==> v31: inputs <==
// top
module top(
    input           clk,
    input           rst,
    input           enable,
    input           mode,
    input           valid, 
    input   [4:0]   id,
    input   [3:0]   gridX,
    input   [3:0]   gridY,
	output 	[11:0]	gray_addr,
	output			gray_ren,
	input	[7:0]	gray_rdata,
    output  [11:0]  lbp_addr,
    output          lbp_wen,
	output			lbp_ren,
    input   [7:0]   lbp_rdata,
	output	[7:0] 	lbp_wdata,
	output	[24:0]	theta,
	output			theta_valid,
	input	[24:0]	cos_data,
	input			cos_valid,
	input	[24:0]	sin_data,
	input			sin_valid,
	output			lbp_finish,
    output  [7:0]   id_addr,
    output  [4:0]   id_wdata,
    output          id_wen,
    output          id_ren,
    input   [4:0]   id_rdata,
    output  [20:0]  hist_addr_train,
    output  [7:0]   hist_wdata_train,
    output          hist_wen_train,
    output          hist_ren_train,
    input   [7:0]   hist_rdata_train,
    output  [13:0]  hist_addr_predict,
    output  [7:0]   hist_wdata_predict,
    output          hist_wen_predict,
    output          hist_ren_predict,
    input   [7:0]   hist_rdata_predict,  
    output          hcu_finish,
    output          done,
    output  [4:0]   label,
    output  [17:0]  minDistance
);
clock: 17.7 ns
lec_check: 0
cap_margin: 20
cell_pad_in_sites_global_placement: 2
core_margin: 2
core_utilization: 40
cts_cluster_diameter: 350
gpl_routability_driven: 0
max_routing_layer: met4
min_routing_layer: met2
slew_margin: 40
tns_end_percent: 50
run.sh (not shown) runs the stock make flow with config.mk's settings and CLKGATE_MAP_FILE=.
==> v19 (differences from v31) <==
- CELL_PAD_IN_SITES_GLOBAL_PLACEMENT: 2 -> default
- CORE_UTILIZATION: 40 -> 72
- CTS_CLUSTER_DIAMETER: 350 -> default
- CTS_CLUSTER_SIZE: default -> 33
- GPL_ROUTABILITY_DRIVEN: 0 -> default
- MIN_ROUTING_LAYER: met2 -> default
- PLACE_DENSITY: default -> 0.64
- SLEW_MARGIN: 40 -> 20
- TNS_END_PERCENT: 50 -> default
==> flow/constraint.sdc (replaced) <==
create_clock -name core_clock -period 10.2 [get_ports {clk}]
set_input_delay 2.0400 -clock core_clock [delete_from_list [all_inputs] [get_ports {clk}]]
set_output_delay 2.0400 -clock core_clock [all_outputs]
set_load 0.01 [all_outputs]
==> v28 (differences from v31) <==
- CAP_MARGIN: 20 -> 15
- CELL_PAD_IN_SITES_GLOBAL_PLACEMENT: 2 -> default
- CORE_UTILIZATION: 40 -> 70
- CTS_CLUSTER_DIAMETER: 350 -> 32
- CTS_CLUSTER_SIZE: default -> 40
- GPL_ROUTABILITY_DRIVEN: 0 -> default
- MAX_ROUTING_LAYER: met4 -> default
- MIN_ROUTING_LAYER: met2 -> default
- SETUP_SLACK_MARGIN: default -> 1.99
- SLEW_MARGIN: 40 -> 20
- TNS_END_PERCENT: 50 -> default
==> flow/constraint.sdc (replaced) <==
create_clock -name core_clock -period 8.25 [get_ports {clk}]
set_input_delay 1.6500 -clock core_clock [delete_from_list [all_inputs] [get_ports {clk}]]
set_output_delay 1.6500 -clock core_clock [all_outputs]
set_load 0.01 [all_outputs]
==> v17 (differences from v31) <==
- ABC_AREA: default -> 1
- CELL_PAD_IN_SITES_GLOBAL_PLACEMENT: 2 -> default
- CORE_UTILIZATION: 40 -> 72
- CTS_CLUSTER_DIAMETER: 350 -> 375
- GPL_ROUTABILITY_DRIVEN: 0 -> default
- MAX_ROUTING_LAYER: met4 -> default
- MIN_ROUTING_LAYER: met2 -> default
- SLEW_MARGIN: 40 -> 20
- TNS_END_PERCENT: 50 -> default
==> flow/constraint.sdc (replaced) <==
create_clock -name core_clock -period 6.78 [get_ports {clk}]
set_input_delay 1.3560 -clock core_clock [delete_from_list [all_inputs] [get_ports {clk}]]
set_output_delay 1.3560 -clock core_clock [all_outputs]
set_load 0.01 [all_outputs]
==> metrics.yaml <==
min_path_type: "reg2reg"
period_minus_slack_ns: 11.95
outcome: "no timing/DRC/antenna violations"
logic_gate_count: 8957
critPathRequiredTime_ns: 18.16
clock_power_uw: 1630
met3_usage: 0.585
drv_cap: 0
power_frac_comb: 0.604
crit_fanout: 52
seqPwrFrac: 0.180
That was v31.
==> metrics.yaml <==
outcome: "finished with violations"
failed_checks: "negative setup slack"
setup_violations: 23
setup_slack_ns: -1.07
met3_usage: 0.106
logic_gate_count: 8957
power_frac_comb: 0.712
period_minus_slack_ns: 9.32
That was v28.
==> metrics.yaml <==
outcome: "did not finish"
error: "[ERROR GRT-0232] Routing congestion too high. Check the congestion heatmap in the GUI."
grt_util_all_layers: 0.598
cts_setup_buffers: 135
ys_cells: 14936
pre_cts_slack_ns: -1.47
async_flop_share: 0.573
flop_cell: "dfrtp_1"
cts_max_level: 2
root_buffer: "clkbuf_16"
met3_usage: 0.368
lastStage: "5_1_grt"
die_x_um: 407
That was v17.
==> metrics.yaml <==
outcome: "no timing/DRC/antenna violations"
met3_usage: 0.0891
power_frac_comb: 0.631
powerComb_uw: 7800
cp.depth: 31
seqPwrFrac: 0.189
min_path_type: "reg2reg"
period_minus_slack_ns: 9.96
logic_gate_count: 8957
clock_power_uw: 2220
drv_cap: 0
critPathRequiredTime_ns: 10.59
That was v19.

==> run H: inputs <==
Starting RTL as in the previous note.
==> flow/config.mk <==
export PLATFORM = sky130hd
export DESIGN_NAME = top
export DESIGN_NICKNAME = top
export VERILOG_FILES = /design/flow/design.v
export SDC_FILE = /design/flow/constraint.sdc
export NUM_CORES = 4
export LEC_CHECK = 0
export CAP_MARGIN = 20
export CELL_PAD_IN_SITES_DETAIL_PLACEMENT = 2
export CELL_PAD_IN_SITES_GLOBAL_PLACEMENT = 2
export CORE_MARGIN = 10
export CORE_UTILIZATION = 72
export CTS_CLUSTER_SIZE = 47
export HOLD_SLACK_MARGIN = -0.1
export PLACE_DENSITY = 0.84
export SETUP_SLACK_MARGIN = 1.7
export SLEW_MARGIN = 20
export TNS_END_PERCENT = 60
==> flow/constraint.sdc <==
create_clock -name core_clock -period 6.53 [get_ports {clk}]
set_input_delay 1.3060 -clock core_clock [delete_from_list [all_inputs] [get_ports {clk}]]
set_output_delay 1.3060 -clock core_clock [all_outputs]
set_load 0.01 [all_outputs]
==> run M: changes against run H <==
==> flow/config.mk (replaced) <==
export PLATFORM = sky130hd
export DESIGN_NAME = top
export DESIGN_NICKNAME = top
export VERILOG_FILES = /design/flow/design.v
export SDC_FILE = /design/flow/constraint.sdc
export NUM_CORES = 4
export LEC_CHECK = 0
export CAP_MARGIN = 20
export CORE_MARGIN = 2
export CORE_UTILIZATION = 40
export SLEW_MARGIN = 20
==> flow/constraint.sdc (replaced) <==
create_clock -name core_clock -period 10.9 [get_ports {clk}]
set_input_delay 2.1800 -clock core_clock [delete_from_list [all_inputs] [get_ports {clk}]]
set_output_delay 2.1800 -clock core_clock [all_outputs]
set_load 0.01 [all_outputs]
==> run R: changes against run H <==
==> flow/config.mk (replaced) <==
export PLATFORM = sky130hd
export DESIGN_NAME = top
export DESIGN_NICKNAME = top
export VERILOG_FILES = /design/flow/design.v
export SDC_FILE = /design/flow/constraint.sdc
export NUM_CORES = 4
export LEC_CHECK = 0
export CAP_MARGIN = 20
export CORE_MARGIN = 2
export CORE_UTILIZATION = 57
export SLEW_MARGIN = 20
==> flow/constraint.sdc (replaced) <==
create_clock -name core_clock -period 6.78 [get_ports {clk}]
set_input_delay 1.3560 -clock core_clock [delete_from_list [all_inputs] [get_ports {clk}]]
set_output_delay 1.3560 -clock core_clock [all_outputs]
set_load 0.01 [all_outputs]
==> run P: changes against run H <==
==> flow/config.mk (replaced) <==
export PLATFORM = sky130hd
export DESIGN_NAME = top
export DESIGN_NICKNAME = top
export VERILOG_FILES = /design/flow/design.v
export SDC_FILE = /design/flow/constraint.sdc
export NUM_CORES = 4
export LEC_CHECK = 0
export CAP_MARGIN = 20
export CELL_PAD_IN_SITES_DETAIL_PLACEMENT = 2
export CORE_MARGIN = 2
export CORE_UTILIZATION = 40
export MAX_ROUTING_LAYER = met4
export SLEW_MARGIN = 20
==> flow/constraint.sdc (replaced) <==
create_clock -name core_clock -period 10.0 [get_ports {clk}]
set_input_delay 2.0000 -clock core_clock [delete_from_list [all_inputs] [get_ports {clk}]]
set_output_delay 2.0000 -clock core_clock [all_outputs]
set_load 0.01 [all_outputs]
==> results <==
Result of the run: run H stopped before the end; run R failed layout checks; run M complete, no violations; run P stopped before the end
Failing step: run H global placement without I/O; run R -; run M -; run P global routing
Reasons for failing layout checks: run H -; run R setup timing; run M -; run P -
Post-Layout Cell Count: run H -; run R 16,242; run M 16,364; run P -
Highest metal used: run H -; run R met5; run M met5; run P -
Clock input transition at the sequential cells of the worst setup and hold paths: run H -; run R 0.06 ns; run M 0.06 ns; run P -
Crit path capture type: run H -; run R flip-flop; run M flip-flop; run P -
Switching share of total power: run H -; run R 0.404; run M 0.429; run P -
Core utilization of the finished layout: run H -; run R 0.669; run M 0.436; run P -
WP depth: run H -; run R 38; run M 29; run P -
Skew-Pair Late Insertion Delay: run H -; run R 0.72 ns; run M 0.71 ns; run P -
Area of all placed cells without fillers: run H -; run R 0.132 mm^2; run M 0.122 mm^2; run P -
Die width: run H 415 um; run R 448 um; run M 534 um; run P 534 um
Final worst-path cycle share: run H -; run R 1.34; run M 0.954; run P -
Leading power group: run H -; run R combinational logic; run M combinational logic; run P -
Total area of multi-input combinational cells: run H -; run R 0.0900 mm^2; run M 0.0877 mm^2; run P -
Worst setup slack after placement: run H -; run R -2.86 ns; run M 0.573 ns; run P -1.71 ns

==> inputs of 02-02 <==
Starting RTL as in the previous note.
clock: 6.32 ns
lec_check: 0
cap_margin: 20
core_margin: 2
core_utilization: 72
cts_cluster_size: 63
hold_slack_margin: 0.29
place_density_lb_addon: 0.0
setup_slack_margin: -0.54
slew_margin: 20
==> 01-22: changes against 02-02 <==
- CORE_UTILIZATION: 72 -> 15
- CTS_CLUSTER_SIZE: 63 -> unset
- HOLD_SLACK_MARGIN: 0.29 -> unset
- PLACE_DENSITY_LB_ADDON: 0.0 -> unset
- SETUP_SLACK_MARGIN: -0.54 -> unset
==> flow/constraint.sdc (replaced) <==
create_clock -name core_clock -period 14.5 [get_ports {clk}]
set_input_delay 2.9000 -clock core_clock [delete_from_list [all_inputs] [get_ports {clk}]]
set_output_delay 2.9000 -clock core_clock [all_outputs]
set_load 0.01 [all_outputs]
==> notes <==
01-22 went through all stages and came out clean. 02-02 reached the layout checks and failed them: setup timing.
Maximum frequency: 02-02 is higher than 01-22 (27%).
Critical path depth is the same in 01-22 and 02-02.
Between 02-02 and 01-22, the lower core utilization is in 01-22 (gap 66 points).
In 02-02 the worst setup slack is lower than in 01-22, by 5700 ps.
Hold slack: 01-22 is worse than 02-02 (13 ps).
Against 02-02, the first-iteration DRC count of 01-22 is smaller by 35%.
Between 02-02 and 01-22, the lower sequential power is in 01-22 (gap 130%, measured against 01-22).
In power, 02-02 is at 3.2 times the value of 01-22.

==> inputs of amber <==
top again, from the RTL that the note above started with.
export LEC_CHECK = 0
export CAP_MARGIN = 15
export CELL_PAD_IN_SITES_DETAIL_PLACEMENT = 0
export CELL_PAD_IN_SITES_GLOBAL_PLACEMENT = 0
export CORE_MARGIN = 2
export CORE_UTILIZATION = 72
export CTS_CLUSTER_DIAMETER = 114
export CTS_CLUSTER_SIZE = 14
export HOLD_SLACK_MARGIN = -0.08
export MAX_ROUTING_LAYER = met5
export SETUP_SLACK_MARGIN = 1.42
export SLEW_MARGIN = 20
export TNS_END_PERCENT = 40
create_clock -name core_clock -period 7.98 [get_ports {clk}]
==> inputs of onyx, as changes to amber <==
Settings changed: CAP_MARGIN 15 to 20, CELL_PAD_IN_SITES_DETAIL_PLACEMENT 0 to 2, CELL_PAD_IN_SITES_GLOBAL_PLACEMENT 0 to 3, CORE_UTILIZATION 72 to 57, CTS_CLUSTER_DIAMETER 114 to default, CTS_CLUSTER_SIZE 14 to default, HOLD_SLACK_MARGIN -0.08 to 0.14, SETUP_SLACK_MARGIN 1.42 to 2.23, TNS_END_PERCENT 40 to 85.
==> flow/constraint.sdc (replaced) <==
create_clock -name core_clock -period 10.0 [get_ports {clk}]
set_input_delay 2.0000 -clock core_clock [delete_from_list [all_inputs] [get_ports {clk}]]
set_output_delay 2.0000 -clock core_clock [all_outputs]
set_load 0.01 [all_outputs]
==> results.md <==
| Stage | Item | This run |
|---|---|---|
| status | Run status | stopped before the end |
| status | Last stage the flow got to | global placement without I/O |
| status | First error | [ERROR GPL-0301] Utilization 112.387 % exceeds 100%. |
| floorplanning | Full die area | 201000 µm² |
| floorplanning | Die outline height | 448 µm |
| synthesis | Top-count cell post-synth | sky130_fd_sc_hd__inv_1 |
| floorplanning | Row count | 163 |
| synthesis | Warning count from the yosys run | 5 |
| floorplanning | Core area | 197000 µm² |
| floorplanning | Floorplan Utilization | 0.572 |
That was onyx.
==> results.md <==
| Stage | Item | This run |
|---|---|---|
| floorplanning | Row count | 145 |
| status | Checks failing in the layout checks | setup timing |
| timing | Fin worst setup slack | -1.21 ns |
| status | Run status | complete, but fails checks |
| synthesis | Top-count cell post-synth | sky130_fd_sc_hd__inv_1 |
| synthesis | Warning count from the yosys run | 5 |
| floorplanning | Core area | 156000 µm² |
| critical path | Register-to-register path setup slack | -1.21 ns |
| floorplanning | Floorplan Utilization | 0.723 |
| cells and area | Layout clock buffer count | 69 |
| synthesis | And-or/or-and share of the synthesized area | 0.0738 |
| pwr | Comb group | 13.3 mW |
| synthesis | Cells after Synth | 12666 |
| timing | Count of endpoints failing setup in the final report | 27 |
That was amber.

==> quartz: inputs <==
top again, from the RTL that the note above started with.
clock: 17.7 ns
lec_check: 0
abc_area: 0
cap_margin: 20
cell_pad_in_sites_global_placement: 0
core_aspect_ratio: 1.14
core_margin: 2
core_utilization: 17
cts_cluster_diameter: 350
gpl_routability_driven: 0
max_routing_layer: met4
min_routing_layer: met1
slew_margin: 10
tns_end_percent: 50
==> inputs of zinc, as changes to quartz <==
Settings changed: ABC_AREA 0 to default, CELL_PAD_IN_SITES_GLOBAL_PLACEMENT 0 to default, CORE_ASPECT_RATIO 1.14 to default, CORE_UTILIZATION 17 to 72, CTS_CLUSTER_DIAMETER 350 to 104, CTS_CLUSTER_SIZE from default to 16, GPL_ROUTABILITY_DRIVEN 0 to default, MAX_ROUTING_LAYER met4 to default, MIN_ROUTING_LAYER met1 to default, SETUP_SLACK_MARGIN from default to -0.74, SLEW_MARGIN 10 to 20, TNS_END_PERCENT 50 to default.
==> flow/constraint.sdc (replaced) <==
create_clock -name core_clock -period 7.69 [get_ports {clk}]
set_input_delay 1.5380 -clock core_clock [delete_from_list [all_inputs] [get_ports {clk}]]
set_output_delay 1.5380 -clock core_clock [all_outputs]
set_load 0.01 [all_outputs]
==> inputs of garnet, as changes to quartz <==
Settings changed: ABC_AREA 0 to default, CELL_PAD_IN_SITES_GLOBAL_PLACEMENT 0 to default, CORE_ASPECT_RATIO 1.14 to default, CORE_UTILIZATION 17 to 72, CTS_CLUSTER_DIAMETER 350 to default, GPL_ROUTABILITY_DRIVEN 0 to default, MAX_ROUTING_LAYER met4 to default, MIN_ROUTING_LAYER met1 to default, SETUP_SLACK_MARGIN from default to 3.53, SLEW_MARGIN 10 to 20, TNS_END_PERCENT 50 to default.
==> flow/constraint.sdc (replaced) <==
create_clock -name core_clock -period 12.4 [get_ports {clk}]
set_input_delay 2.4800 -clock core_clock [delete_from_list [all_inputs] [get_ports {clk}]]
set_output_delay 2.4800 -clock core_clock [all_outputs]
set_load 0.01 [all_outputs]
==> results_dict.tcl <==
# place-and-route summary
set metrics [dict create \
    fin_util_pct 19.4 \
    combGateArea_um2 87700 \
    peakVddDrop_mv 0.523 \
    area_delta_synth_final_pct 13.8 \
    slew-limit-headroom_pct 17.1 \
    status "complete, no violations" \
    ff2ff_path_depth 33 \
    worstPathMaxFanout 49 \
    setup_ws_ns 6.33 \
    p_per_area_nw_per_um2 55.2 \
    clkbuf_count 69 \
    fin_cells 21400 \
    clk_share_pct 1.67 \
]
the above is filed under quartz

==> results_dict.tcl <==
# place-and-route summary
set metrics [dict create \
    status "finished with violations" \
    so_faults "max-capacitance violations, max-slew violations" \
    combGateArea_um2 89900 \
    slew-limit-headroom_pct -17.3 \
    area_delta_synth_final_pct 10.2 \
    worstPathMaxFanout 33 \
    maxCapViolCount 2 \
    slew_viol_final 3 \
]
the above is filed under garnet

==> results_dict.tcl <==
# place-and-route summary
set metrics [dict create \
    ff2ff_path_depth 30 \
    clkbuf_count 64 \
    fin_cells 15400 \
    clk_share_pct 1.06 \
    so_faults "negative setup slack" \
    p_per_area_nw_per_um2 144 \
    setup_ws_ns -1.58 \
    combGateArea_um2 88900 \
    fin_util_pct 81.5 \
    area_delta_synth_final_pct 12.7 \
    setup_violations 30 \
    worstPathMaxFanout 4 \
    slew-limit-headroom_pct 20.8 \
    grt_pass1_wl_um 562000 \
    status "finished with violations" \
    rsz0062_at_grt "yes" \
]
the above is filed under zinc

Power and IR drop assume default switching activity.
